==> design.v <==
`timescale 1ns / 1ps
module rrc_filter #(
	parameter WIDTH = 9
)(
	input logic clk,
	input logic rst,
	input logic signed [WIDTH-1:0] filter_in,
	output logic signed [WIDTH-1:0] filter_out
);
	logic signed [WIDTH-1:0] shift_reg_out [0:31];
	logic signed [2*WIDTH-1:0] mul_sum [0:32];
	logic signed [23:0] acc_sum;
	integer i;
	always @(posedge clk or posedge rst) begin
		if(rst) begin
			for(i = 0; i < 32; i=i+1) begin
				shift_reg_out[i] <= 9'b0;
			end
		end
		else begin
			shift_reg_out[0] <= filter_in;
			for(i = 0; i < 31; i=i+1) begin
				shift_reg_out[i+1] <= shift_reg_out[i];
			end
		end
	end
	multiplier_9b #(.WIDTH(9)) MUL0(.mul_in(filter_in), .coefficient(9'd0), .mul_out(mul_sum[0]));
	multiplier_9b #(.WIDTH(9)) MUL1(.mul_in(shift_reg_out[0]), .coefficient(-9'd1), .mul_out(mul_sum[1]));
	multiplier_9b #(.WIDTH(9)) MUL2(.mul_in(shift_reg_out[1]), .coefficient(9'd1),.mul_out(mul_sum[2]));
	multiplier_9b #(.WIDTH(9)) MUL3(.mul_in(shift_reg_out[2]), .coefficient(9'd0),.mul_out(mul_sum[3]));
	multiplier_9b #(.WIDTH(9)) MUL4(.mul_in(shift_reg_out[3]), .coefficient(-9'd1),.mul_out(mul_sum[4]));
	multiplier_9b #(.WIDTH(9)) MUL5(.mul_in(shift_reg_out[4]), .coefficient(9'd2),.mul_out(mul_sum[5]));
	multiplier_9b #(.WIDTH(9)) MUL6(.mul_in(shift_reg_out[5]), .coefficient(9'd0),.mul_out(mul_sum[6]));
	multiplier_9b #(.WIDTH(9)) MUL7(.mul_in(shift_reg_out[6]), .coefficient(-9'd2),.mul_out(mul_sum[7]));
	multiplier_9b #(.WIDTH(9)) MUL8(.mul_in(shift_reg_out[7]), .coefficient(9'd2),.mul_out(mul_sum[8]));
	multiplier_9b #(.WIDTH(9)) MUL9(.mul_in(shift_reg_out[8]), .coefficient(9'd0),.mul_out(mul_sum[9]));
	multiplier_9b #(.WIDTH(9)) MUL10(.mul_in(shift_reg_out[9]), .coefficient(-9'd6),.mul_out(mul_sum[10]));
	multiplier_9b #(.WIDTH(9)) MUL11(.mul_in(shift_reg_out[10]), .coefficient(9'd8),.mul_out(mul_sum[11]));
	multiplier_9b #(.WIDTH(9)) MUL12(.mul_in(shift_reg_out[11]), .coefficient(9'd10),.mul_out(mul_sum[12]));
	multiplier_9b #(.WIDTH(9)) MUL13(.mul_in(shift_reg_out[12]), .coefficient(-9'd28),.mul_out(mul_sum[13]));
	multiplier_9b #(.WIDTH(9)) MUL14(.mul_in(shift_reg_out[13]), .coefficient(-9'd14),.mul_out(mul_sum[14]));
	multiplier_9b #(.WIDTH(9)) MUL15(.mul_in(shift_reg_out[14]), .coefficient(9'd111),.mul_out(mul_sum[15]));
	multiplier_9b #(.WIDTH(9)) MUL16(.mul_in(shift_reg_out[15]), .coefficient(9'd196),.mul_out(mul_sum[16]));
	multiplier_9b #(.WIDTH(9)) MUL17(.mul_in(shift_reg_out[16]), .coefficient(9'd111),.mul_out(mul_sum[17]));
	multiplier_9b #(.WIDTH(9)) MUL18(.mul_in(shift_reg_out[17]), .coefficient(-9'd14),.mul_out(mul_sum[18]));
	multiplier_9b #(.WIDTH(9)) MUL19(.mul_in(shift_reg_out[18]), .coefficient(-9'd28),.mul_out(mul_sum[19]));
	multiplier_9b #(.WIDTH(9)) MUL20(.mul_in(shift_reg_out[19]), .coefficient(9'd10),.mul_out(mul_sum[20]));
	multiplier_9b #(.WIDTH(9)) MUL21(.mul_in(shift_reg_out[20]), .coefficient(9'd8),.mul_out(mul_sum[21]));
	multiplier_9b #(.WIDTH(9)) MUL22(.mul_in(shift_reg_out[21]), .coefficient(-9'd6),.mul_out(mul_sum[22]));
	multiplier_9b #(.WIDTH(9)) MUL23(.mul_in(shift_reg_out[22]), .coefficient(9'd0),.mul_out(mul_sum[23]));
	multiplier_9b #(.WIDTH(9)) MUL24(.mul_in(shift_reg_out[23]), .coefficient(9'd2),.mul_out(mul_sum[24]));
	multiplier_9b #(.WIDTH(9)) MUL25(.mul_in(shift_reg_out[24]), .coefficient(-9'd2),.mul_out(mul_sum[25]));
	multiplier_9b #(.WIDTH(9)) MUL26(.mul_in(shift_reg_out[25]), .coefficient(9'd0),.mul_out(mul_sum[26]));
	multiplier_9b #(.WIDTH(9)) MUL27(.mul_in(shift_reg_out[26]), .coefficient(9'd2),.mul_out(mul_sum[27]));
	multiplier_9b #(.WIDTH(9)) MUL28(.mul_in(shift_reg_out[27]), .coefficient(-9'd1),.mul_out(mul_sum[28]));
	multiplier_9b #(.WIDTH(9)) MUL29(.mul_in(shift_reg_out[28]), .coefficient(9'd0),.mul_out(mul_sum[29]));
	multiplier_9b #(.WIDTH(9)) MUL30(.mul_in(shift_reg_out[29]), .coefficient(9'd1),.mul_out(mul_sum[30]));
	multiplier_9b #(.WIDTH(9)) MUL31(.mul_in(shift_reg_out[30]), .coefficient(-9'd1),.mul_out(mul_sum[31]));
	multiplier_9b #(.WIDTH(9)) MUL32(.mul_in(shift_reg_out[31]), .coefficient(9'd0),.mul_out(mul_sum[32]));
	always_comb begin : accumulate_sum
		acc_sum = mul_sum[0] + mul_sum[1] + mul_sum[2] + mul_sum[3] + mul_sum[4] + 
		mul_sum[5] + mul_sum[6] + mul_sum[7] + mul_sum[8] + mul_sum[9] + 
		mul_sum[10] + mul_sum[11] + mul_sum[12] + mul_sum[13] + mul_sum[14] + 
		mul_sum[15] + mul_sum[16] + mul_sum[17] + mul_sum[18] + mul_sum[19] + 
		mul_sum[20] + mul_sum[21] + mul_sum[22] + mul_sum[23] + mul_sum[24] + 
		mul_sum[25] + mul_sum[26] + mul_sum[27] + mul_sum[28] + mul_sum[29] + 
		mul_sum[30] + mul_sum[31] + mul_sum[32];  
	end
	logic signed [15:0] trunc_frac_sum;
	assign trunc_frac_sum = acc_sum[23:8];
	always_ff @( posedge clk or posedge rst ) begin : blockName
		if(rst) begin
			filter_out <= 0;
		end
		else if(trunc_frac_sum > 255) begin
			filter_out <= 255;
		end
		else if(trunc_frac_sum < -256) begin
			filter_out <= -256;
		end
		else begin
			filter_out <= trunc_frac_sum;
		end
	end
endmodule
module multiplier_9b #(
	parameter WIDTH = 9
)(
	input logic signed [WIDTH-1:0] mul_in,
	input logic signed [WIDTH-1:0] coefficient,
	output logic signed [2*WIDTH-1:0] mul_out
);
	assign mul_out = mul_in * coefficient;
endmodule
==> run.sh <==
#!/bin/bash
# the make line also repeats each setting of config.mk as NAME=value (left out here)
make -C /OpenROAD-flow-scripts/flow DESIGN_CONFIG=/design/flow/config.mk WORK_HOME=/design/flow/orfs CLKGATE_MAP_FILE= finish
==> config.mk <==
export PLATFORM = sky130hd
export DESIGN_NAME = rrc_filter
export DESIGN_NICKNAME = rrc_filter
export VERILOG_FILES = /design/flow/design.v
export SDC_FILE = /design/flow/constraint.sdc
export NUM_CORES = 4
export LEC_CHECK = 0
export ABC_AREA = 1
export CAP_MARGIN = 20
export CELL_PAD_IN_SITES_DETAIL_PLACEMENT = 2
export CELL_PAD_IN_SITES_GLOBAL_PLACEMENT = 1
export CORE_ASPECT_RATIO = 1.04
export CORE_MARGIN = 9
export CORE_UTILIZATION = 30
export GPL_ROUTABILITY_DRIVEN = 1
export HOLD_SLACK_MARGIN = -0.01
export MAX_ROUTING_LAYER = met4
export MIN_ROUTING_LAYER = met2
export PLACE_DENSITY = 0.42
export SETUP_SLACK_MARGIN = 1.72
export SLEW_MARGIN = 20
export TNS_END_PERCENT = 60
==> constraint.sdc <==
create_clock -name core_clock -period 16.8 [get_ports {clk}]
set_input_delay 3.3600 -clock core_clock [delete_from_list [all_inputs] [get_ports {clk}]]
set_output_delay 3.3600 -clock core_clock [all_outputs]
set_load 0.01 [all_outputs]
==> results.sh, run 1 <==
# source this file to load flow results
export IMPL_synthDistinctLibCells=35
export IMPL_synth_area_mm2=0.0257
export IMPL_vias_per_cell=5.98
export IMPL_final_cell_area_mm2=0.0287
export IMPL_globalplace_congestion=0.843
export IMPL_initCoreUtil_pct=30.3
export IMPL_top_logic_kind="adder cells"
export IMPL_wirelength_mm=78.6
export IMPL_chipArea_mm2=0.0966
export IMPL_worst_path_stages=38
export IMPL_cp_buffers_inverters=7
export IMPL_crit_path_max_incr_delay_ps=1040
export IMPL_crit_slowest_cell="xnor2_1"
export IMPL_fmax_mhz=92.0
export IMPL_rr_startpoint="shift_reg_out[14][8]"
export IMPL_cpMostUsedCell="fa_1"
export IMPL_placedCellCount=3476
export IMPL_edf_count=0
export IMPL_wl_per_cell_um=22.0
export IMPL_ys_area_mm2=0.0257
export IMPL_min_path_type="reg -> reg"
export IMPL_cpLargestDelayFamily="adder cells"
export IMPL_area_delta_synth_final_pct=11.5
export IMPL_vias=21300
export IMPL_die_w_um=305
export IMPL_htreeDepth=2
export IMPL_grt_pass1_wl_mm=122
export IMPL_grt_remaining_overflow=0
export IMPL_worst_pin_slew_ps=1350
export IMPL_worst_ep_arrival_time_ps=11390
export IMPL_simple_gate_area_share_pct=4.94
export IMPL_common_cells="690 x inv_1, 409 x fa_1, 330 x ha_1"
export IMPL_rsz0062_at_grt="no"
export IMPL_reg2reg_depth=38
export IMPL_cts_root_buffer="clkbuf_16"
export IMPL_crit_end="filter_out[2]"
export IMPL_slew_viol_final=0
export IMPL_synth_seq_share_pct=28.0
export IMPL_fin_cells=3566
export IMPL_numCtsBuffers=40
export IMPL_ant_nets=0
export IMPL_drc=0
export IMPL_tritoncts="done"
export IMPL_crit_start="shift_reg_out[14][8]"
export IMPL_synthAdderAreaFrac_pct=47.9
export IMPL_warnings=64
export IMPL_worstSetupPathType="reg -> reg"
export IMPL_grt_antenna_before_repair=5
export IMPL_syn_avg_cell_area_um2=11.0
export IMPL_final_setup_viol_count=0
export IMPL_port_buffers=19
export IMPL_insertion_delay_ps=600
export IMPL_yosys_warnings=4
export IMPL_io_pins=20
export IMPL_aoi_share_pct=4.17
export IMPL_drtIter0Drc=1689
export IMPL_finalCoreUtilization_pct=33.8
export IMPL_grt_usage_pct=26.8
export IMPL_area_leaders="fa_1 32%, dfrtp_1 28%, ha_1 16%"
export IMPL_holdWs_ps=339
export IMPL_hold_violations=0
export IMPL_clock_path_buffers=3
export IMPL_ys_cells=2344
export IMPL_fp_nets=3094
export IMPL_cts_hold_buf=0
export IMPL_regToRegEndpoint="filter_out[2]"
export IMPL_hold_end="shift_reg_out[9][4]"
export IMPL_min_path_cells=0
export IMPL_pre_cts_ws_ps=6230
export IMPL_nNetsFinal=3158
export IMPL_post_cts_setup_buffer_count=0
export IMPL_crit_required_ps=17320
export IMPL_period_used_pct=64.7
export IMPL_synth_async_sr_flop_share_pct=100
export IMPL_drv_cap=0
export IMPL_cts_reportedPaths_clkPinSlew_ps=60
export IMPL_ctsResizeCount=0
export IMPL_dpl_instance_area_mm2=0.0273
export IMPL_end_kind="flip-flop"
export IMPL_status="complete, no violations"
export IMPL_hp_start="shift_reg_out[8][4]"
export IMPL_ff_type="dfrtp_1"
export IMPL_die_height_um=317
export IMPL_top_cell_area_share_pct=31.8
export IMPL_rows=109
export IMPL_top_cell="inv_1"
export IMPL_yosysTopAreaCell="fa_1"
export IMPL_fin_ws_ps=5930
export IMPL_ys_flops=288
export IMPL_grt_max_degree=126
export IMPL_ys_sh_xor_pct=4.90
export IMPL_drtPass1Iterations=5
export IMPL_hpwl_mm=64.1
export IMPL_syn_inst=2344
export IMPL_crit_fanout=17
export IMPL_fin_skew_ps=27.6
export IMPL_slew_headroom_pct=9.63
export IMPL_cts_sinks=288
export IMPL_start_kind="flip-flop"
export IMPL_setup_tns_ps=0
export IMPL_coreArea_mm2=0.0850
export IMPL_reg2reg_slack_ps=5930
export IMPL_synthMuxAreaShare_pct=0
export IMPL_grt_pass1_vias=28600
export IMPL_period_needed_ps=10870
[area by class of cell]
type                            instances  area [um2]
Antenna cell                           19        47.5
Clock buffer                           55        1100
Clock inverter                         16         196
Fill cell                            9075       56300
Inverter                              690        2600
Multi-Input combinational cell       1365       15900
Sequential cell                       288        7210
Tap cell                             1110        1390
Timing Repair Buffer                   23         220
[per-layer routing]
layer	wire length, um	track usage, %
met4	1460	2.49
met5	0	-
met3	35500	38.8
met1	0	-
met2	41700	29.0
==> inputs of run 2 (changes only) <==
- CAP_MARGIN: 20 -> 0
- CELL_PAD_IN_SITES_DETAIL_PLACEMENT: 2 -> default
- CELL_PAD_IN_SITES_GLOBAL_PLACEMENT: 1 -> default
- CORE_ASPECT_RATIO: 1.04 -> default
- CORE_MARGIN: 9 -> 2
- CORE_UTILIZATION: 30 -> 72
- CTS_CLUSTER_DIAMETER: default -> 42
- CTS_CLUSTER_SIZE: default -> 30
- GPL_ROUTABILITY_DRIVEN: 1 -> default
- HOLD_SLACK_MARGIN: -0.01 -> default
- MAX_ROUTING_LAYER: met4 -> default
- MIN_ROUTING_LAYER: met2 -> default
- PLACE_DENSITY: 0.42 -> default
- PLACE_DENSITY_LB_ADDON: default -> 0.16
- SETUP_SLACK_MARGIN: 1.72 -> 2.41
- TNS_END_PERCENT: 60 -> default
- clock period: 16.8 -> 8.18 ns (I/O delays scaled with it)
==> run 2 against run 1 <==
The layout now fails its checks (setup timing). Synthesized area unchanged. Final cell count decreased by 12%. Routed wire length down 14%. Synthesized cell count is the same. First-iteration DRC count fell by 30%. Largest cell class unchanged.
==> results.sh, run 2 <==
# source this file to load flow results
export IMPL_simple_gate_area_share_pct=4.94
export IMPL_min_path_type="reg -> reg"
export IMPL_period_needed_ps=9430
export IMPL_coreArea_mm2=0.0354
export IMPL_cts_reportedPaths_clkPinSlew_ps=70
export IMPL_grt_max_degree=79
export IMPL_regToRegEndpoint="filter_out[1]"
export IMPL_top_logic_kind="adder cells"
export IMPL_htreeDepth=2
export IMPL_yosysTopAreaCell="fa_1"
export IMPL_worst_pin_slew_ps=832
export IMPL_clock_path_buffers=3
export IMPL_ys_area_mm2=0.0257
export IMPL_io_pins=20
export IMPL_edf_count=0
export IMPL_hp_start="shift_reg_out[25][3]"
export IMPL_worst_ep_arrival_time_ps=9870
export IMPL_insertion_delay_ps=560
export IMPL_ff_type="dfrtp_1"
export IMPL_synth_async_sr_flop_share_pct=100
export IMPL_ys_flops=288
export IMPL_drv_cap=0
export IMPL_fin_cells=3130
export IMPL_grt_usage_pct=39.2
export IMPL_synth_area_mm2=0.0257
export IMPL_rsz0062_at_grt="yes"
export IMPL_crit_fanout=8
export IMPL_grt_antenna_before_repair=0
export IMPL_grt_remaining_overflow=0
export IMPL_holdWs_ps=348
export IMPL_cts_root_buffer="clkbuf_16"
export IMPL_worstSetupPathType="reg -> reg"
export IMPL_top_cell_area_share_pct=31.8
export IMPL_hold_violations=0
export IMPL_cp_buffers_inverters=9
export IMPL_grt_pass1_vias=19900
export IMPL_reg2reg_depth=40
export IMPL_placedCellCount=3045
export IMPL_worst_path_stages=40
export IMPL_drtIter0Drc=1186
export IMPL_die_height_um=193
export IMPL_final_setup_viol_count=9
export IMPL_synthMuxAreaShare_pct=0
export IMPL_cpMostUsedCell="fa_1"
export IMPL_start_kind="flip-flop"
export IMPL_min_path_cells=0
export IMPL_cpLargestDelayFamily="adder cells"
export IMPL_grt_pass1_wl_mm=107
export IMPL_initCoreUtil_pct=72.7
export IMPL_drc=0
export IMPL_chipArea_mm2=0.0372
export IMPL_final_cell_area_mm2=0.0304
export IMPL_rows=69
export IMPL_crit_slowest_cell="fa_2"
export IMPL_die_w_um=193
export IMPL_vias_per_cell=5.54
export IMPL_globalplace_congestion=0.928
export IMPL_crit_start="shift_reg_out[14][3]"
export IMPL_status="finished with violations"
export IMPL_hpwl_mm=52.6
export IMPL_crit_path_max_incr_delay_ps=620
export IMPL_fp_nets=3094
export IMPL_rr_startpoint="shift_reg_out[14][3]"
export IMPL_aoi_share_pct=4.17
export IMPL_synthAdderAreaFrac_pct=47.9
export IMPL_slew_headroom_pct=44.6
export IMPL_hold_end="shift_reg_out[26][3]"
export IMPL_fin_skew_ps=12.5
export IMPL_fmax_mhz=106
export IMPL_crit_end="filter_out[1]"
export IMPL_vias=17300
export IMPL_reg2reg_slack_ps=-1250
export IMPL_slew_viol_final=0
export IMPL_end_kind="flip-flop"
export IMPL_ant_nets=0
export IMPL_syn_avg_cell_area_um2=11.0
export IMPL_ys_sh_xor_pct=4.90
export IMPL_warnings=64
export IMPL_violations="setup timing"
export IMPL_cts_sinks=288
export IMPL_synthDistinctLibCells=35
export IMPL_nNetsFinal=3388
export IMPL_wirelength_mm=67.5
export IMPL_wl_per_cell_um=21.6
export IMPL_syn_inst=2344
export IMPL_common_cells="690 x inv_1, 409 x fa_1, 330 x ha_1"
export IMPL_period_used_pct=115
export IMPL_port_buffers=19
export IMPL_fin_ws_ps=-1250
export IMPL_ys_cells=2344
export IMPL_area_leaders="fa_1 32%, dfrtp_1 28%, ha_1 16%"
export IMPL_antenna_cells=0
export IMPL_cts_hold_buf=0
export IMPL_top_cell="inv_1"
export IMPL_tritoncts="done"
export IMPL_numCtsBuffers=39
export IMPL_area_delta_synth_final_pct=18.2
export IMPL_synth_seq_share_pct=28.0
export IMPL_yosys_warnings=4
export IMPL_dpl_instance_area_mm2=0.0285
export IMPL_crit_required_ps=8630
export IMPL_drtPass1Iterations=6
==> run 2: per-stage QoR <==
step | setup TNS, ps | setup WS [ps] | utilization, %
floorplan | -2390 | -294 | -
global placement | -7930 | -901 | 80.5
detailed placement | -8950 | -1030 | 80.5
CTS | -8250 | -954 | 85.1
global route | -12960 | -1470 | 85.9
finish | -11000 | -1250 | 85.9
==> run 2: repair_timing <==
item                                    CTS  global route
setup buffers                             8             4
endpoints found under the setup margin    9             9
pin swaps                                50            74
endpoints found under the hold margin     0             0
resized                                  46            60
==> run 2: final cells by class <==
type	count	area, um2
Tap cell	461	577
Fill cell	1736	4990
Sequential cell	288	7220
Clock inverter	26	285
Timing Repair Buffer	254	1980
Inverter	690	2600
Multi-Input combinational cell	1365	16700
Clock buffer	46	1060
==> run 2: routing by layer <==
metal / track usage [%] / vias to the layer above / part of all wire, %
met5: 0 / - / 0
met4: 18.9 / 0 / 5.6
met3: 6.03 / 238 / 5.5
met2: 66.1 / 616 / 50
met1: 50.5 / 8890 / 39
li1: - / 7596 / -
==> inputs of run 3 (changes only) <==
- CAP_MARGIN: 0 -> 20
- CORE_UTILIZATION: 72 -> 71
- CTS_CLUSTER_DIAMETER: 42 -> default
- CTS_CLUSTER_SIZE: 30 -> default
- clock period: 8.18 -> 8.33 ns (I/O delays scaled with it)
==> run 3 against run 2 <==
Still fails the layout checks on setup timing. Utilization decreased by 1.7 points. Register-to-register slack improved by 420 ps. Die size increased by 1.4%. Via count decreased by 3.1%. Synthesized cell count unchanged. Setup slack improved by 420 ps. Clock skew increased by 3.6 ps. Final cell count decreased by 0.96%. Cell area decreased by 1.3%. Clock-buffer cell count decreased by 7. Hold slack got worse by 14 ps.
==> results.sh, run 3 <==
# source this file to load flow results
export IMPL_dpl_instance_area_mm2=0.0284
export IMPL_fin_ws_ps=-827
export IMPL_die_w_um=194
export IMPL_cp_buffers_inverters=7
export IMPL_grt_usage_pct=35.5
export IMPL_area_delta_synth_final_pct=16.7
export IMPL_slew_headroom_pct=37.2
export IMPL_slew_viol_final=0
export IMPL_top_cell_area_share_pct=31.8
export IMPL_crit_path_max_incr_delay_ps=550
export IMPL_coreArea_mm2=0.0357
export IMPL_pre_cts_ws_ps=-1040
export IMPL_fin_skew_ps=16.1
export IMPL_cts_sinks=288
export IMPL_period_used_pct=110
export IMPL_grt_pass1_wl_mm=102
export IMPL_reg2reg_depth=36
export IMPL_top_cell="inv_1"
export IMPL_drc=0
export IMPL_synth_async_sr_flop_share_pct=100
export IMPL_grt_antenna_before_repair=0
export IMPL_cpMostUsedCell="fa_1"
export IMPL_clock_path_buffers=3
export IMPL_finalCoreUtilization_pct=84.2
export IMPL_ys_flops=288
export IMPL_violations="setup timing"
export IMPL_start_kind="flip-flop"
export IMPL_crit_slowest_cell="fa_1"
export IMPL_area_leaders="fa_1 32%, dfrtp_1 28%, ha_1 16%"
export IMPL_insertion_delay_ps=580
export IMPL_synthAdderAreaFrac_pct=47.9
export IMPL_reg2reg_slack_ps=-830
export IMPL_top_logic_kind="adder cells"
export IMPL_tritoncts="done"
export IMPL_syn_inst=2344
export IMPL_cts_hold_buf=0
export IMPL_yosysTopAreaCell="fa_1"
export IMPL_hp_start="shift_reg_out[5][6]"
export IMPL_rsz0062_at_grt="yes"
export IMPL_vias_per_cell=5.42
export IMPL_status="finished with violations"
export IMPL_holdWs_ps=334
export IMPL_grt_max_degree=172
export IMPL_wl_per_cell_um=20.1
export IMPL_initCoreUtil_pct=72.1
export IMPL_edf_count=0
export IMPL_final_setup_viol_count=9
export IMPL_simple_gate_area_share_pct=4.94
export IMPL_ys_area_mm2=0.0257
export IMPL_worstSetupPathType="reg -> reg"
export IMPL_min_path_type="reg -> reg"
export IMPL_fp_nets=3094
export IMPL_die_height_um=194
export IMPL_setup_tns_ps=-7230
export IMPL_synth_area_mm2=0.0257
export IMPL_grt_remaining_overflow=0
export IMPL_fin_cells=3100
export IMPL_crit_start="shift_reg_out[14][7]"
export IMPL_ys_cells=2344
export IMPL_synthDistinctLibCells=35
export IMPL_wirelength_mm=62.5
export IMPL_fmax_mhz=109
export IMPL_syn_avg_cell_area_um2=11.0
export IMPL_regToRegEndpoint="filter_out[1]"
export IMPL_vias=16800
export IMPL_placedCellCount=3031
export IMPL_hold_end="shift_reg_out[6][6]"
export IMPL_period_needed_ps=9160
export IMPL_crit_end="filter_out[1]"
export IMPL_ant_nets=0
export IMPL_numCtsBuffers=31
export IMPL_chipArea_mm2=0.0378
export IMPL_warnings=67
export IMPL_crit_fanout=8
export IMPL_drv_cap=0
export IMPL_ys_sh_xor_pct=4.90
export IMPL_cts_root_buffer="clkbuf_16"
export IMPL_worst_path_stages=36
export IMPL_drtIter0Drc=1164
export IMPL_nNetsFinal=3365
export IMPL_min_path_cells=0
export IMPL_io_pins=20
export IMPL_final_cell_area_mm2=0.0300
export IMPL_globalplace_congestion=0.978
export IMPL_port_buffers=19
export IMPL_rr_startpoint="shift_reg_out[14][7]"
export IMPL_synth_seq_share_pct=28.0
export IMPL_worst_ep_arrival_time_ps=9620
export IMPL_common_cells="690 x inv_1, 409 x fa_1, 330 x ha_1"
export IMPL_drtPass1Iterations=7
export IMPL_end_kind="flip-flop"
export IMPL_yosys_warnings=4
export IMPL_hold_violations=0
export IMPL_ff_type="dfrtp_1"
export IMPL_cts_reportedPaths_clkPinSlew_ps=70
export IMPL_htreeDepth=1
export IMPL_aoi_share_pct=4.17
export IMPL_crit_required_ps=8790
export IMPL_cpLargestDelayFamily="adder cells"
export IMPL_worst_pin_slew_ps=941
export IMPL_hpwl_mm=50.7
export IMPL_grt_pass1_vias=19200
export IMPL_rows=69
export IMPL_synthMuxAreaShare_pct=0
[run 3: timing repair]
action                                  4_1_cts  5_1_grt
buffers inserted                              7        5
endpoints found under the setup margin        9        9
pin swaps                                    52       59
gates resized                                24       87
[run 3: per-layer routing]
metal / GRT usage, % / share of wire, % / vias up
met5: 0 / 0 / -
met4: 13.2 / 4.5 / 0
met3: 5.19 / 6.1 / 154
met2: 59.5 / 50 / 531
met1: 48.0 / 40 / 8608
li1: - / - / 7512
[run 3: layout make-up]
type	instances	area (um2)
clock inverter	17	189
antenna	1	2.50
tap	461	577
clock buffer	39	816
timing repair buffer	239	1860
inverter	690	2600
multi-input combinational	1365	16700
fill	1910	5650
sequential	288	7220
==> inputs of run 4 (changes only) <==
- ABC_AREA: 1 -> default
- CAP_MARGIN: 20 -> 25
- CORE_UTILIZATION: 71 -> 52
- GPL_ROUTABILITY_DRIVEN: default -> 1
- HOLD_SLACK_MARGIN: default -> 0.07
- PLACE_DENSITY_LB_ADDON: 0.16 -> 0.22
- SETUP_SLACK_MARGIN: 2.41 -> default
- SLEW_MARGIN: 20 -> 5
- clock period: 8.33 -> 15.1 ns (I/O delays scaled with it)
==> run 4 against run 3 <==
Now clean on timing, DRC and antenna. Hold slack gained 9.4 ps. Sequential share of layout area is 2.0 points higher. Utilization shrank 27 points. First-iteration DRC count shrank 33%. Routed wire length fell by 17%.
==> results.sh, run 4 <==
# source this file to load flow results
export IMPL_status="complete, no violations"
export IMPL_top_logic_kind="adder cells"
export IMPL_crit_start="shift_reg_out[14][8]"
export IMPL_setup_tns_ps=0
export IMPL_cts_hold_buf=0
export IMPL_synthAdderAreaFrac_pct=48.4
export IMPL_wirelength_mm=52.2
export IMPL_synth_async_sr_flop_share_pct=100
export IMPL_clock_path_buffers=3
export IMPL_die_height_um=225
export IMPL_vias=14400
export IMPL_grt_use_met1_pct=31.0
export IMPL_globalplace_congestion=0.868
export IMPL_crit_path_max_incr_delay_ps=830
export IMPL_logic_area_mm2=0.0159
export IMPL_fin_skew_ps=15.6
export IMPL_cp_buffers_inverters=7
export IMPL_initCoreUtil_pct=52.3
export IMPL_reg2reg_slack_ps=3980
export IMPL_top_cell_area_share_pct=32.2
export IMPL_slew_viol_final=0
export IMPL_end_kind="flip-flop"
export IMPL_numCtsBuffers=35
export IMPL_common_cells="607 x inv_1, 409 x fa_1, 330 x ha_1"
export IMPL_grt_pass1_wl_mm=86.4
export IMPL_start_kind="flip-flop"
export IMPL_ant_nets=0
export IMPL_synthDistinctLibCells=54
export IMPL_crit_slowest_cell="dfrtp_1"
export IMPL_worst_ep_arrival_time_ps=11510
export IMPL_cpMostUsedCell="fa_1"
export IMPL_drtPass1Iterations=5
export IMPL_port_buffers=19
export IMPL_period_needed_ps=11120
export IMPL_vias_per_cell=5.00
export IMPL_simple_gate_area_share_pct=3.44
export IMPL_busiest_layer="met2"
export IMPL_ff_type="dfrtp_1"
export IMPL_coreArea_mm2=0.0486
export IMPL_reg2reg_depth=33
export IMPL_edf_count=0
export IMPL_nNetsFinal=2988
export IMPL_worst_path_stages=33
export IMPL_fmax_mhz=89.9
export IMPL_antenna_cells=0
export IMPL_syn_avg_cell_area_um2=11.7
export IMPL_holdWs_ps=344
export IMPL_grt_usage_pct=22.4
export IMPL_aoi_share_pct=5.99
export IMPL_crit_end="filter_out[1]"
export IMPL_cts_root_buffer="clkbuf_16"
export IMPL_yosysTopAreaCell="fa_1"
export IMPL_fp_nets=2931
export IMPL_min_path_type="reg -> reg"
export IMPL_crit_required_ps=15490
export IMPL_hpwl_mm=43.7
export IMPL_post_cts_setup_buffer_count=0
export IMPL_area_delta_synth_final_pct=8.72
export IMPL_top_cell="inv_1"
export IMPL_pre_cts_ws_ps=3900
export IMPL_ys_sh_xor_pct=4.71
export IMPL_ctsResizeCount=0
export IMPL_syn_inst=2181
export IMPL_ys_area_mm2=0.0254
export IMPL_area_leaders="fa_1 32%, dfrtp_1 28%, ha_1 16%"
export IMPL_ys_cells=2181
export IMPL_worstSetupPathType="reg -> reg"
export IMPL_die_w_um=225
export IMPL_min_path_cells=0
export IMPL_rows=81
export IMPL_fin_cells=2884
export IMPL_wl_per_cell_um=18.1
export IMPL_io_pins=20
export IMPL_cts_reportedPaths_clkPinSlew_ps=60
export IMPL_tritoncts="done"
export IMPL_hold_violations=0
export IMPL_synth_seq_share_pct=28.3
export IMPL_grt_pass1_vias=16000
export IMPL_synthMuxAreaShare_pct=0.0393
export IMPL_yosys_warnings=4
export IMPL_slew_headroom_pct=39.4
export IMPL_insertion_delay_ps=540
export IMPL_dpl_instance_area_mm2=0.0264
export IMPL_met3_usage_pct=3.56
export IMPL_placedCellCount=2820
export IMPL_drc=0
export IMPL_ys_flops=288
export IMPL_grt_antenna_before_repair=0
export IMPL_regToRegEndpoint="filter_out[1]"
export IMPL_drtIter0Drc=785
export IMPL_grt_max_degree=142
export IMPL_cts_sinks=288
export IMPL_hold_end="shift_reg_out[26][8]"
export IMPL_final_cell_area_mm2=0.0277
export IMPL_cpLargestDelayFamily="adder cells"
export IMPL_crit_fanout=18
export IMPL_finalCoreUtilization_pct=56.9
export IMPL_drv_cap=0
export IMPL_warnings=63
export IMPL_final_setup_viol_count=0
export IMPL_worst_pin_slew_ps=902
export IMPL_rr_startpoint="shift_reg_out[14][8]"
export IMPL_rsz0062_at_grt="no"
export IMPL_chipArea_mm2=0.0507
export IMPL_regArea_mm2=0.00721
export IMPL_fin_ws_ps=3980
export IMPL_grt_remaining_overflow=0
export IMPL_nFillCells=4065
export IMPL_hp_start="shift_reg_out[25][8]"
export IMPL_synth_area_mm2=0.0254
export IMPL_htreeDepth=2
export IMPL_use_met2_pct=37.4
export IMPL_period_used_pct=73.6
run 4: per-layer routing:
metal | routed length [um] | up-vias
li1 | - | 6761
met1 | 23300 | 7395
met2 | 25700 | 199
met3 | 2110 | 64
met4 | 1110 | 0
met5 | 0 | -
run 4: layout make-up:
type / instances / area share (%)
Multi-Input combinational cell: 1280 / 57.6
Sequential cell: 288 / 26.0
Inverter: 607 / 8.26
Clock buffer: 48 / 3.78
Tap cell: 622 / 2.81
Timing Repair Buffer: 26 / 1.07
Clock inverter: 13 / 0.466
==> inputs of run 5 (changes only) <==
- CAP_MARGIN: 25 -> 0
- CORE_MARGIN: 2 -> 7
- CORE_UTILIZATION: 52 -> 40
- GPL_ROUTABILITY_DRIVEN: 1 -> default
- GPL_TIMING_DRIVEN: default -> 0
- HOLD_SLACK_MARGIN: 0.07 -> default
- MAX_ROUTING_LAYER: default -> met4
- PLACE_DENSITY: default -> 0.65
- PLACE_DENSITY_LB_ADDON: 0.22 -> default
- SLEW_MARGIN: 5 -> 0
==> run 5 against run 4 <==
Largest cell class unchanged. Sequential cell count stayed put. Utilization decreased by 13 points. Fmax decreased by 1.4%. Critical path depth grew 2. Non-clock buffer count grew 1. Setup slack got worse by 160 ps. Sequential share of layout area is 0.081 points lower. Clock skew is 6.9 ps higher. Register-to-register slack got worse by 160 ps. Still clean on timing, DRC and antenna. Via count increased by 0.74%.
==> results.sh, run 5 <==
# source this file to load flow results
export IMPL_status="complete, no violations"
export IMPL_top_cell_area_share_pct=32.2
export IMPL_cp_buffers_inverters=9
export IMPL_port_buffers=19
export IMPL_numCtsBuffers=30
export IMPL_synth_area_mm2=0.0254
export IMPL_grt_max_degree=133
export IMPL_period_used_pct=74.7
export IMPL_crit_start="shift_reg_out[14][8]"
export IMPL_coreArea_mm2=0.0630
export IMPL_rows=92
export IMPL_synth_async_sr_flop_share_pct=100
export IMPL_clock_path_buffers=3
export IMPL_final_setup_viol_count=0
export IMPL_io_pins=20
export IMPL_ff_type="dfrtp_1"
export IMPL_hold_violations=0
export IMPL_cts_reportedPaths_clkPinSlew_ps=60
export IMPL_cts_sinks=288
export IMPL_edf_count=0
export IMPL_drv_cap=0
export IMPL_grt_pass1_vias=16200
export IMPL_ys_sh_xor_pct=4.71
export IMPL_yosysTopAreaCell="fa_1"
export IMPL_cts_hold_buf=0
export IMPL_grt_remaining_overflow=0
export IMPL_synthMuxAreaShare_pct=0.0393
export IMPL_fin_skew_ps=22.4
export IMPL_initCoreUtil_pct=40.4
export IMPL_regToRegEndpoint="filter_out[6]"
export IMPL_die_w_um=266
export IMPL_crit_fanout=14
export IMPL_synth_seq_share_pct=28.3
export IMPL_slew_headroom_pct=22.7
export IMPL_chipArea_mm2=0.0709
export IMPL_worst_ep_arrival_time_ps=11710
export IMPL_end_kind="flip-flop"
export IMPL_cpMostUsedCell="fa_1"
export IMPL_start_kind="flip-flop"
export IMPL_yosys_warnings=4
export IMPL_cts_root_buffer="clkbuf_16"
export IMPL_tritoncts="done"
export IMPL_reg2reg_depth=35
export IMPL_synthAdderAreaFrac_pct=48.4
export IMPL_hpwl_mm=43.7
export IMPL_grt_pass1_wl_mm=86.9
export IMPL_vias_per_cell=4.69
export IMPL_ys_area_mm2=0.0254
export IMPL_syn_avg_cell_area_um2=11.7
export IMPL_htreeDepth=1
export IMPL_crit_end="filter_out[6]"
export IMPL_fmax_mhz=88.6
export IMPL_synthDistinctLibCells=54
export IMPL_crit_path_max_incr_delay_ps=730
export IMPL_period_needed_ps=11280
export IMPL_wl_per_cell_um=16.7
export IMPL_drtIter0Drc=638
export IMPL_holdWs_ps=335
export IMPL_worst_pin_slew_ps=1150
export IMPL_hold_end="shift_reg_out[23][6]"
export IMPL_aoi_share_pct=5.99
export IMPL_rsz0062_at_grt="no"
export IMPL_cpLargestDelayFamily="adder cells"
export IMPL_worstSetupPathType="reg -> reg"
export IMPL_rr_startpoint="shift_reg_out[14][8]"
export IMPL_drtPass1Iterations=5
export IMPL_insertion_delay_ps=590
export IMPL_setup_tns_ps=0
export IMPL_top_cell="inv_1"
export IMPL_drc=0
export IMPL_die_height_um=266
export IMPL_globalplace_congestion=0.905
export IMPL_min_path_type="reg -> reg"
export IMPL_ctsResizeCount=0
export IMPL_min_path_cells=0
export IMPL_common_cells="607 x inv_1, 409 x fa_1, 330 x ha_1"
export IMPL_wirelength_mm=51.7
export IMPL_hp_start="shift_reg_out[22][6]"
export IMPL_grt_usage_pct=15.7
export IMPL_slew_viol_final=0
export IMPL_grt_antenna_before_repair=0
export IMPL_ys_flops=288
export IMPL_area_delta_synth_final_pct=9.06
export IMPL_post_cts_setup_buffer_count=0
export IMPL_vias=14500
export IMPL_finalCoreUtilization_pct=44.1
export IMPL_crit_required_ps=15530
export IMPL_nNetsFinal=2984
export IMPL_warnings=65
export IMPL_top_logic_kind="adder cells"
export IMPL_fp_nets=2931
export IMPL_ant_nets=0
export IMPL_syn_inst=2181
export IMPL_crit_slowest_cell="dfrtp_1"
export IMPL_simple_gate_area_share_pct=3.44
export IMPL_area_leaders="fa_1 32%, dfrtp_1 28%, ha_1 16%"
export IMPL_worst_path_stages=35
export IMPL_reg2reg_slack_ps=3820
export IMPL_ys_cells=2181
export IMPL_antenna_cells=0
## run 5: through the flow
stage	worst slack, ps	area (um2)	instances
after global placement	822	26700	3046
after detailed placement	3760	26800	3048
final	3820	27800	3100
after global routing	2940	27800	3100
after CTS	3680	27800	3100
after floorplan	4130	25400	2181
## run 5: final cells by class
type | instances | area [um2]
fill | 5769 | 35200
multi-input combinational | 1280 | 15900
sequential | 288 | 7210
inverter | 607 | 2290
tap | 846 | 1060
clock buffer | 41 | 862
timing repair buffer | 21 | 245
clock inverter | 11 | 133
buffer | 6 | 37.5
## run 5: layer usage
layer | track usage, % | part of all wire (%) | vias up | routed length (um)
met4 | 4.38 | 3.3 | 0 | 1730
met1 | 21.4 | 45 | 7436 | 23200
li1 | - | - | 6765 | -
met2 | 25.0 | 48 | 235 | 24900
met5 | - | 0 | - | 0
met3 | 2.01 | 3.6 | 89 | 1870
==> inputs of run 6 (changes only) <==
- ABC_AREA: default -> 1
- CAP_MARGIN: 0 -> 20
- CORE_MARGIN: 7 -> 2
- CORE_UTILIZATION: 40 -> 72
- CTS_CLUSTER_SIZE: default -> 15
- GPL_TIMING_DRIVEN: 0 -> default
- HOLD_SLACK_MARGIN: default -> 0.29
- MAX_ROUTING_LAYER: met4 -> default
- PLACE_DENSITY: 0.65 -> default
- PLACE_DENSITY_LB_ADDON: default -> 0.16
- SETUP_SLACK_MARGIN: default -> -0.68
- SLEW_MARGIN: 0 -> 20
- clock period: 15.1 -> 6.92 ns (I/O delays scaled with it)
==> run 6 against run 5 <==
Register-to-register slack got worse by 6200 ps. The layout now fails its checks (setup timing). Synthesized area rose by 1.1%. Critical path depth did not move. Sequential share of layout area fell by 3.3 points.
==> results.sh, run 6 <==
# source this file to load flow results
export IMPL_min_path_type="reg -> reg"
export IMPL_grt_pass1_vias=22100
export IMPL_ff_type="dfrtp_1"
export IMPL_top_cell_area_share_pct=31.8
export IMPL_synthDistinctLibCells=35
export IMPL_top_logic_kind="adder cells"
export IMPL_grt_max_degree=169
export IMPL_die_w_um=193
export IMPL_final_cell_area_mm2=0.0318
export IMPL_synth_seq_share_pct=28.0
export IMPL_worst_ep_arrival_time_ps=9710
export IMPL_crit_required_ps=7360
export IMPL_status="finished with violations"
export IMPL_period_used_pct=134
export IMPL_regToRegEndpoint="filter_out[4]"
export IMPL_period_needed_ps=9270
export IMPL_hold_end="shift_reg_out[23][1]"
export IMPL_htreeDepth=2
export IMPL_cp_buffers_inverters=6
export IMPL_port_buffers=19
export IMPL_drtIter0Drc=1713
export IMPL_cpLargestDelayFamily="adder cells"
export IMPL_grt_remaining_overflow=0
export IMPL_wl_per_cell_um=24.7
export IMPL_numCtsBuffers=34
export IMPL_crit_start="shift_reg_out[14][7]"
export IMPL_synthMuxAreaShare_pct=0
export IMPL_drc=0
export IMPL_ys_sh_xor_pct=4.90
export IMPL_ant_nets=0
export IMPL_warnings=68
export IMPL_area_delta_synth_final_pct=23.7
export IMPL_finalCoreUtilization_pct=89.8
export IMPL_cts_reportedPaths_clkPinSlew_ps=70
export IMPL_io_pins=20
export IMPL_fmax_mhz=108
export IMPL_worstSetupPathType="reg -> reg"
export IMPL_fin_skew_ps=17.2
export IMPL_initCoreUtil_pct=72.7
export IMPL_worst_path_stages=35
export IMPL_hp_start="shift_reg_out[22][1]"
export IMPL_coreArea_mm2=0.0354
export IMPL_yosys_warnings=4
export IMPL_crit_slowest_cell="fa_1"
export IMPL_rr_startpoint="shift_reg_out[14][7]"
export IMPL_syn_inst=2344
export IMPL_crit_end="filter_out[4]"
export IMPL_aoi_share_pct=4.17
export IMPL_wirelength_mm=81.3
export IMPL_tritoncts="done"
export IMPL_globalplace_congestion=0.951
export IMPL_fin_ws_ps=-2350
export IMPL_violations="setup timing"
export IMPL_edf_count=0
export IMPL_ys_cells=2344
export IMPL_rows=69
export IMPL_slew_viol_final=0
export IMPL_chipArea_mm2=0.0372
export IMPL_final_setup_viol_count=9
export IMPL_synthAdderAreaFrac_pct=47.9
export IMPL_grt_pass1_wl_mm=122
export IMPL_cts_root_buffer="clkbuf_16"
export IMPL_common_cells="690 x inv_1, 409 x fa_1, 330 x ha_1"
export IMPL_area_leaders="fa_1 32%, dfrtp_1 28%, ha_1 16%"
export IMPL_synth_area_mm2=0.0257
export IMPL_yosysTopAreaCell="fa_1"
export IMPL_synth_async_sr_flop_share_pct=100
export IMPL_nNetsFinal=3561
export IMPL_insertion_delay_ps=570
export IMPL_die_height_um=193
export IMPL_vias=19400
export IMPL_ys_area_mm2=0.0257
export IMPL_simple_gate_area_share_pct=4.94
export IMPL_clock_path_buffers=3
export IMPL_crit_fanout=8
export IMPL_syn_avg_cell_area_um2=11.0
export IMPL_end_kind="flip-flop"
export IMPL_rsz0062_at_grt="yes"
export IMPL_hpwl_mm=56.1
export IMPL_drv_cap=0
export IMPL_drtPass1Iterations=9
export IMPL_slew_headroom_pct=35.2
export IMPL_grt_antenna_before_repair=2
export IMPL_start_kind="flip-flop"
export IMPL_vias_per_cell=5.89
export IMPL_reg2reg_depth=35
export IMPL_dpl_instance_area_mm2=0.0298
export IMPL_top_cell="inv_1"
export IMPL_ys_flops=288
export IMPL_fp_nets=3094
export IMPL_cts_hold_buf=0
export IMPL_hold_violations=0
export IMPL_worst_pin_slew_ps=972
export IMPL_crit_path_max_incr_delay_ps=630
export IMPL_min_path_cells=0
export IMPL_reg2reg_slack_ps=-2350
export IMPL_cpMostUsedCell="fa_1"
export IMPL_cts_sinks=288
export IMPL_grt_usage_pct=45.2
## run 6: repair_timing
action / CTS / global route
buffers inserted: 14 / 8
setup endpoints to repair: 9 / 9
pin swaps: 96 / 65
gates resized: 89 / 74
## run 6: routing by layer
metal / GRT usage [%] / vias to the layer above / wire [um]
li1: - / 7921 / -
met1: 53.5 / 9647 / 27600
met2: 74.2 / 1305 / 38700
met3: 10.8 / 533 / 7950
met4: 30.1 / 0 / 7050
met5: 0 / - / 0
## run 6: layout make-up
| class | instances | area, um2 |
|---|---|---|
| diodes | 1 | 2.50 |
| clock buffers | 50 | 982 |
| clock inverters | 9 | 82.6 |
| fillers | 1395 | 3590 |
| inverters | 690 | 2600 |
| multi-input cells | 1365 | 17000 |
| flip-flops and latches | 288 | 7220 |
| well taps | 461 | 577 |
| repair buffers | 432 | 3330 |
## run 6: metrics by stage
step           instances  hold slack (ps)  TNS [ps]  worst slack (ps)
4_1_cts             3288              341    -19000             -2150
3_3_place_gp        3217              332    -18950             -2120
3_5_place_dp        3217              335    -20710             -2330
6_report            3296              343    -20840             -2350
5_1_grt             3295              348    -24800             -2780
2_1_floorplan       2344              331    -13730             -1550
==> inputs of run 7 (changes only) <==
- CAP_MARGIN: 20 -> 30
- CELL_PAD_IN_SITES_DETAIL_PLACEMENT: default -> 2
- CELL_PAD_IN_SITES_GLOBAL_PLACEMENT: default -> 2
- CORE_ASPECT_RATIO: default -> 0.54
- CORE_UTILIZATION: 72 -> 40
- CTS_CLUSTER_SIZE: 15 -> 31
- GPL_ROUTABILITY_DRIVEN: default -> 0
- HOLD_SLACK_MARGIN: 0.29 -> default
- MIN_ROUTING_LAYER: default -> met1
- PLACE_DENSITY_LB_ADDON: 0.16 -> default
- SETUP_SLACK_MARGIN: -0.68 -> default
- clock period: 6.92 -> 10.5 ns (I/O delays scaled with it)
==> run 7 against run 6 <==
Clock skew up 2.5 ps. The run now finishes clean. Non-clock buffer count down 404. Largest cell class unchanged. Die size up 78%. Clock-buffer cell count down 10. Setup slack better by 2900 ps.
==> results.sh, run 7 <==
# source this file to load flow results
export IMPL_end_kind="flip-flop"
export IMPL_final_setup_viol_count=0
export IMPL_drc=0
export IMPL_edf_count=0
export IMPL_hpwl_mm=67.1
export IMPL_yosysTopAreaCell="fa_1"
export IMPL_drtIter0Drc=801
export IMPL_hp_start="shift_reg_out[5][3]"
export IMPL_cts_reportedPaths_clkPinSlew_ps=70
export IMPL_crit_slowest_cell="fa_1"
export IMPL_wirelength_mm=78.2
export IMPL_synth_seq_share_pct=28.0
export IMPL_tritoncts="done"
export IMPL_syn_avg_cell_area_um2=11.0
export IMPL_vias=15800
export IMPL_coreArea_mm2=0.0637
export IMPL_cts_root_buffer="clkbuf_16"
export IMPL_hold_violations=0
export IMPL_setup_tns_ps=0
export IMPL_min_path_cells=0
export IMPL_drv_cap=0
export IMPL_min_path_type="reg -> reg"
export IMPL_reg2reg_slack_ps=530
export IMPL_nFillCells=6516
export IMPL_io_pins=20
export IMPL_synthMuxAreaShare_pct=0
export IMPL_synthDistinctLibCells=35
export IMPL_wl_met3_mm=4.12
export IMPL_slew_viol_final=0
export IMPL_initCoreUtil_pct=40.4
export IMPL_cp_buffers_inverters=7
export IMPL_drtPass1Iterations=5
export IMPL_htreeDepth=1
export IMPL_crit_path_max_incr_delay_ps=690
export IMPL_rsz0062_at_grt="no"
export IMPL_ctsResizeCount=0
export IMPL_worst_path_stages=37
export IMPL_ys_flops=288
export IMPL_insertion_delay_ps=620
export IMPL_grt_pass1_vias=18500
export IMPL_cpMostUsedCell="fa_1"
export IMPL_die_height_um=190
export IMPL_fmax_mhz=100
export IMPL_top_layer="met5"
export IMPL_status="complete, no violations"
export IMPL_top_cell_area_share_pct=31.8
export IMPL_ys_area_mm2=0.0257
export IMPL_cts_sinks=288
export IMPL_reg2reg_depth=37
export IMPL_worst_pin_slew_ps=951
export IMPL_ff_type="dfrtp_1"
export IMPL_cts_hold_buf=0
export IMPL_crit_required_ps=10990
export IMPL_hold_end="shift_reg_out[6][3]"
export IMPL_synth_async_sr_flop_share_pct=100
export IMPL_cpLargestDelayFamily="adder cells"
export IMPL_synth_area_mm2=0.0257
export IMPL_start_kind="flip-flop"
export IMPL_warnings=67
export IMPL_grt_antenna_before_repair=5
export IMPL_worst_ep_arrival_time_ps=10470
export IMPL_die_w_um=349
export IMPL_crit_fanout=8
export IMPL_ant_nets=0
export IMPL_fin_skew_ps=19.6
export IMPL_crit_start="shift_reg_out[14][3]"
export IMPL_rows=68
export IMPL_simple_gate_area_share_pct=4.94
export IMPL_crit_end="filter_out[0]"
export IMPL_port_buffers=19
export IMPL_ys_sh_xor_pct=4.90
export IMPL_post_cts_setup_buffer_count=0
export IMPL_drt_met1_wl_mm=43.7
export IMPL_area_delta_synth_final_pct=9.34
export IMPL_top_logic_kind="adder cells"
export IMPL_vias_per_cell=4.83
export IMPL_slew_headroom_pct=36.6
export IMPL_chipArea_mm2=0.0664
export IMPL_grt_pass1_wl_mm=120
export IMPL_aoi_share_pct=4.17
export IMPL_ys_cells=2344
export IMPL_grt_max_degree=157
export IMPL_routed_wl_met2_mm=29.4
export IMPL_numCtsBuffers=30
export IMPL_clock_path_buffers=3
export IMPL_worstSetupPathType="reg -> reg"
export IMPL_area_leaders="fa_1 32%, dfrtp_1 28%, ha_1 16%"
export IMPL_grt_usage_pct=24.8
export IMPL_regToRegEndpoint="filter_out[0]"
export IMPL_rr_startpoint="shift_reg_out[14][3]"
export IMPL_synthAdderAreaFrac_pct=47.9
export IMPL_fp_nets=3094
export IMPL_top_cell="inv_1"
export IMPL_common_cells="690 x inv_1, 409 x fa_1, 330 x ha_1"
export IMPL_period_needed_ps=9970
export IMPL_syn_inst=2344
export IMPL_nNetsFinal=3153
export IMPL_grt_remaining_overflow=0
export IMPL_yosys_warnings=4
export IMPL_period_used_pct=95.0
export IMPL_wl_per_cell_um=23.9
## run 7: per-layer routing
metal / track usage, % / vias to the layer above
li1: - / 7100
met1: 41.1 / 8429
met2: 33.1 / 203
met3: 5.32 / 58
met4: 3.03 / 2
met5: 0 / -
## run 7: layout make-up
class                           instances  area, um2  area share [%]
Sequential cell                       288       7210            25.6
Tap cell                              840       1050            3.74
Inverter                              690       2600            9.24
Multi-Input combinational cell       1365      16000            56.7
Clock buffer                           40        860            3.06
Clock inverter                         14        154           0.547
Timing Repair Buffer                   28        294            1.05
Antenna cell                            2       5.00          0.0178
## run 7: per-stage QoR
step | worst slack (ps) | util (%) | cells | hold slack (ps) | area (um2)
floorplan | 451 | - | 2344 | 331 | 25700
global placement | 661 | 42.4 | 3208 | 333 | 27000
detailed placement | 436 | 42.4 | 3209 | 336 | 27000
CTS | 428 | 44.0 | 3263 | 353 | 28000
global route | 8.48 | 44.1 | 3265 | 362 | 28100
finish | 526 | 44.1 | 3267 | 343 | 28100
==> inputs of run 8 (changes only) <==
- ABC_AREA: 1 -> 0
- CAP_MARGIN: 30 -> 20
- CELL_PAD_IN_SITES_DETAIL_PLACEMENT: 2 -> default
- CELL_PAD_IN_SITES_GLOBAL_PLACEMENT: 2 -> default
- CORE_ASPECT_RATIO: 0.54 -> 0.59
- CORE_UTILIZATION: 40 -> 19
- CTS_CLUSTER_DIAMETER: default -> 361
- CTS_CLUSTER_SIZE: 31 -> default
- GPL_ROUTABILITY_DRIVEN: 0 -> default
- MAX_ROUTING_LAYER: default -> met4
- MIN_ROUTING_LAYER: met1 -> met2
- PLACE_DENSITY: default -> 0.38
- SLEW_MARGIN: 20 -> 30
- TNS_END_PERCENT: default -> 30
- clock period: 10.5 -> 7.44 ns (I/O delays scaled with it)
==> run 8 against run 7 <==
The layout now fails its checks (setup timing). Largest cell class unchanged. Critical endpoint is now filter_out[2]. Critical path depth is 1 lower. Synthesized area is 1.1% lower. Utilization shrank 19 points. Routed wire length is 3.4% lower.
==> results.sh, run 8 <==
# source this file to load flow results
export IMPL_ys_sh_xor_pct=4.71
export IMPL_drtIter0Drc=1285
export IMPL_violations="setup timing"
export IMPL_vias_per_cell=5.00
export IMPL_placedCellCount=4432
export IMPL_insertion_delay_ps=610
export IMPL_crit_fanout=8
export IMPL_cpLargestDelayFamily="adder cells"
export IMPL_fin_cells=4547
export IMPL_min_path_cells=0
export IMPL_drc=0
export IMPL_coreArea_mm2=0.133
export IMPL_hp_start="shift_reg_out[25][7]"
export IMPL_drtPass1Iterations=7
export IMPL_yosys_warnings=4
export IMPL_tritoncts="done"
export IMPL_grt_usage_pct=18.0
export IMPL_crit_path_max_incr_delay_ps=570
export IMPL_hold_end="shift_reg_out[26][7]"
export IMPL_port_buffers=19
export IMPL_period_used_pct=134
export IMPL_cts_root_buffer="clkbuf_16"
export IMPL_hold_violations=0
export IMPL_ys_area_mm2=0.0254
export IMPL_final_setup_viol_count=9
export IMPL_clock_path_buffers=3
export IMPL_slew_viol_final=0
export IMPL_grt_antenna_before_repair=7
export IMPL_synthMuxAreaShare_pct=0.0393
export IMPL_min_path_type="reg -> reg"
export IMPL_crit_required_ps=7890
export IMPL_grt_pass1_wl_mm=115
export IMPL_edf_count=0
export IMPL_fin_skew_ps=40.4
export IMPL_ys_cells=2181
export IMPL_synth_seq_share_pct=28.3
export IMPL_grt_max_degree=136
export IMPL_nNetsFinal=3452
export IMPL_setup_tns_ps=-22890
export IMPL_fmax_mhz=99.9
export IMPL_numCtsBuffers=36
export IMPL_grt_remaining_overflow=0
export IMPL_yosysTopAreaCell="fa_1"
export IMPL_finalCoreUtilization_pct=25.1
export IMPL_area_leaders="fa_1 32%, dfrtp_1 28%, ha_1 16%"
export IMPL_grt_pass1_vias=29300
export IMPL_rows=103
export IMPL_synth_area_mm2=0.0254
export IMPL_drv_cap=0
export IMPL_ant_nets=0
export IMPL_syn_inst=2181
export IMPL_end_kind="flip-flop"
export IMPL_chipArea_mm2=0.137
export IMPL_reg2reg_depth=36
export IMPL_cp_buffers_inverters=9
export IMPL_worstSetupPathType="reg -> reg"
export IMPL_cts_reportedPaths_clkPinSlew_ps=70
export IMPL_start_kind="flip-flop"
export IMPL_worst_ep_arrival_time_ps=10460
export IMPL_wirelength_mm=75.5
export IMPL_ys_flops=288
export IMPL_hpwl_mm=61.2
export IMPL_rr_startpoint="shift_reg_out[14][3]"
export IMPL_die_height_um=285
export IMPL_top_cell="inv_1"
export IMPL_synthDistinctLibCells=54
export IMPL_io_pins=20
export IMPL_fp_nets=2931
export IMPL_vias=22800
export IMPL_synth_async_sr_flop_share_pct=100
export IMPL_common_cells="607 x inv_1, 409 x fa_1, 330 x ha_1"
export IMPL_area_delta_synth_final_pct=31.8
export IMPL_syn_avg_cell_area_um2=11.7
export IMPL_cts_sinks=288
export IMPL_globalplace_congestion=0.944
export IMPL_aoi_share_pct=5.99
export IMPL_crit_end="filter_out[2]"
export IMPL_synthAdderAreaFrac_pct=48.4
export IMPL_wl_per_cell_um=16.6
export IMPL_htreeDepth=2
export IMPL_reg2reg_slack_ps=-2570
export IMPL_top_cell_area_share_pct=32.2
export IMPL_rsz0062_at_grt="yes"
export IMPL_simple_gate_area_share_pct=3.44
export IMPL_die_w_um=480
export IMPL_period_needed_ps=10010
export IMPL_slew_headroom_pct=32.7
export IMPL_fin_ws_ps=-2570
export IMPL_ff_type="dfrtp_1"
export IMPL_regToRegEndpoint="filter_out[2]"
export IMPL_warnings=67
export IMPL_initCoreUtil_pct=19.1
export IMPL_cpMostUsedCell="fa_1"
export IMPL_worst_path_stages=36
export IMPL_top_logic_kind="adder cells"
export IMPL_worst_pin_slew_ps=1010
export IMPL_status="finished with violations"
export IMPL_crit_slowest_cell="fa_1"
export IMPL_crit_start="shift_reg_out[14][3]"
## run 8: cell type report
cell class | count | area [um2]
multi-input combinational | 1280 | 16600
inverter | 607 | 2290
fill | 14200 | 99800
tap | 1785 | 2230
antenna | 32 | 80.1
clock buffer | 53 | 1070
sequential | 288 | 7220
clock inverter | 13 | 194
timing repair buffer | 489 | 3830
## run 8: metal layers
metal	vias to the layer above	share of wire (%)	GRT usage (%)
li1	7687	-	-
met1	8937	0	-
met2	5986	42	14.6
met3	147	57	32.3
met4	0	1.7	1.65
met5	-	0	-
## run 8: through the flow
stage / hold slack (ps) / setup slack [ps] / instance area [um2]
global placement: 331 / -2820 / 31500
floorplan: 331 / -2020 / 25600
finish: 327 / -2570 / 33500
CTS: 331 / -2450 / 33200
detailed placement: 335 / -2880 / 31500
global route: 331 / -3030 / 33500
## run 8: what timing repair did
action / in CTS / in global routing
buffers inserted: 8 / 9
setup endpoints to repair: 9 / 9
pin swaps: 55 / 39
hold buffers: 0 / 0
resized: 64 / 55
==> inputs of run 9 (changes only) <==
- ABC_AREA: 0 -> default
- CELL_PAD_IN_SITES_DETAIL_PLACEMENT: default -> 0
- CELL_PAD_IN_SITES_GLOBAL_PLACEMENT: default -> 0
- CORE_ASPECT_RATIO: 0.59 -> 1.04
- CORE_UTILIZATION: 19 -> 51
- CTS_CLUSTER_DIAMETER: 361 -> 39
- GPL_ROUTABILITY_DRIVEN: default -> 0
- MIN_ROUTING_LAYER: met2 -> default
- PLACE_DENSITY: 0.38 -> default
- PLACE_DENSITY_LB_ADDON: default -> 0.01
- SETUP_SLACK_MARGIN: default -> 1.72
- SLEW_MARGIN: 30 -> 20
- TNS_END_PERCENT: 30 -> 50
- clock period: 7.44 -> 6.39 ns (I/O delays scaled with it)
==> run 9 against run 8 <==
The layout still fails its checks (setup timing). Cell area down 1.0%. Synthesized area unchanged. Clock-buffer cell count increased by 12. Largest cell class unchanged. Sequential cell count did not move. Critical endpoint is now filter_out[5]. Hold slack improved by 17 ps. Final cell count fell by 25%.
==> results.sh, run 9 <==
# source this file to load flow results
export IMPL_ys_flops=288
export IMPL_edf_count=0
export IMPL_drtPass1Iterations=7
export IMPL_worst_pin_slew_ps=1010
export IMPL_synth_seq_share_pct=28.3
export IMPL_synthMuxAreaShare_pct=0.0393
export IMPL_synthDistinctLibCells=54
export IMPL_vias=16300
export IMPL_die_w_um=223
export IMPL_yosysTopAreaCell="fa_1"
export IMPL_tritoncts="done"
export IMPL_synth_async_sr_flop_share_pct=100
export IMPL_insertion_delay_ps=620
export IMPL_syn_inst=2181
export IMPL_cts_reportedPaths_clkPinSlew_ps=50
export IMPL_crit_path_max_incr_delay_ps=560
export IMPL_yosys_warnings=4
export IMPL_fin_ws_ps=-3180
export IMPL_coreArea_mm2=0.0493
export IMPL_drc=0
export IMPL_crit_slowest_cell="fa_1"
export IMPL_hold_violations=0
export IMPL_slew_headroom_pct=32.3
export IMPL_logic_area_mm2=0.0169
export IMPL_synth_area_mm2=0.0254
export IMPL_drtIter0Drc=618
export IMPL_hold_end="shift_reg_out[26][1]"
export IMPL_rsz0062_at_grt="yes"
export IMPL_vias_per_cell=4.77
export IMPL_min_path_type="reg -> reg"
export IMPL_initCoreUtil_pct=51.6
export IMPL_worst_path_stages=36
export IMPL_port_buffers=19
export IMPL_fin_cells=3423
export IMPL_reg2reg_slack_ps=-3180
export IMPL_top_cell_area_share_pct=32.2
export IMPL_syn_avg_cell_area_um2=11.7
export IMPL_regArea_mm2=0.00722
export IMPL_grt_max_degree=176
export IMPL_area_leaders="fa_1 32%, dfrtp_1 28%, ha_1 16%"
export IMPL_worstSetupPathType="reg -> reg"
export IMPL_common_cells="607 x inv_1, 409 x fa_1, 330 x ha_1"
export IMPL_crit_required_ps=6890
export IMPL_cts_hold_buf=0
export IMPL_reg2reg_depth=36
export IMPL_grt_usage_pct=27.3
export IMPL_ys_sh_xor_pct=4.71
export IMPL_crit_start="shift_reg_out[14][4]"
export IMPL_slew_viol_final=0
export IMPL_holdWs_ps=343
export IMPL_regToRegEndpoint="filter_out[5]"
export IMPL_warnings=66
export IMPL_fmax_mhz=104
export IMPL_die_height_um=232
export IMPL_cts_sinks=288
export IMPL_cpMostUsedCell="fa_1"
export IMPL_start_kind="flip-flop"
export IMPL_drv_cap=0
export IMPL_area_delta_synth_final_pct=30.4
export IMPL_htreeDepth=2
export IMPL_ff_type="dfrtp_1"
export IMPL_crit_fanout=8
export IMPL_nNetsFinal=3486
export IMPL_simple_gate_area_share_pct=3.44
export IMPL_status="finished with violations"
export IMPL_grt_antenna_before_repair=1
export IMPL_end_kind="flip-flop"
export IMPL_worst_ep_arrival_time_ps=10070
export IMPL_period_used_pct=150
export IMPL_grt_pass1_vias=19100
export IMPL_io_pins=20
export IMPL_ys_area_mm2=0.0254
export IMPL_grt_pass1_wl_mm=103
export IMPL_hp_start="shift_reg_out[25][1]"
export IMPL_wl_per_cell_um=18.4
export IMPL_synthAdderAreaFrac_pct=48.4
export IMPL_grt_remaining_overflow=0
export IMPL_placedCellCount=3279
export IMPL_top_logic_kind="adder cells"
export IMPL_final_setup_viol_count=9
export IMPL_hpwl_mm=52.6
export IMPL_rr_startpoint="shift_reg_out[14][4]"
export IMPL_wirelength_mm=63.1
export IMPL_fin_skew_ps=25.1
export IMPL_min_path_cells=0
export IMPL_pre_cts_ws_ps=-3570
export IMPL_ys_cells=2181
export IMPL_cp_buffers_inverters=8
export IMPL_crit_end="filter_out[5]"
export IMPL_chipArea_mm2=0.0517
export IMPL_cpLargestDelayFamily="adder cells"
export IMPL_top_cell="inv_1"
export IMPL_nFillCells=3799
export IMPL_clock_path_buffers=3
export IMPL_aoi_share_pct=5.99
export IMPL_period_needed_ps=9570
export IMPL_rows=83
export IMPL_finalCoreUtilization_pct=67.3
export IMPL_cts_root_buffer="clkbuf_16"
export IMPL_violations="setup timing"
export IMPL_fp_nets=2931
export IMPL_ant_nets=0
export IMPL_numCtsBuffers=59
==> run 9: through the flow <==
stage / TNS (ps) / instance area (um2)
2_1_floorplan: -27100 / 25600
3_3_place_gp: -30440 / 29900
3_5_place_dp: -31790 / 29900
4_1_cts: -28290 / 32800
5_1_grt: -31060 / 33200
6_report: -28250 / 33200
==> run 9: area by class of cell <==
type	instances	share of cell area (%)
multi-input combinational	1280	50.8
sequential	288	21.8
timing repair buffer	500	11.8
inverter	607	6.89
clock buffer	65	4.64
tap	637	2.40
clock inverter	45	1.78
antenna	1	0.00754
==> run 9: repair_timing <==
action,in CTS,in global routing
endpoints found under the setup margin,9,9
resized,112,64
gates cloned,0,0
setup buffers,18,15
pin swaps,103,90
==> run 9: metal layers <==
layer	track usage, %	vias to the layer above	wire (um)	part of all wire [%]
met2	45.5	198	31500	50
met5	-	-	0	0
met4	9.48	0	2340	3.7
met3	3.97	107	1850	2.9
li1	-	7803	-	-
met1	34.5	8211	27500	43
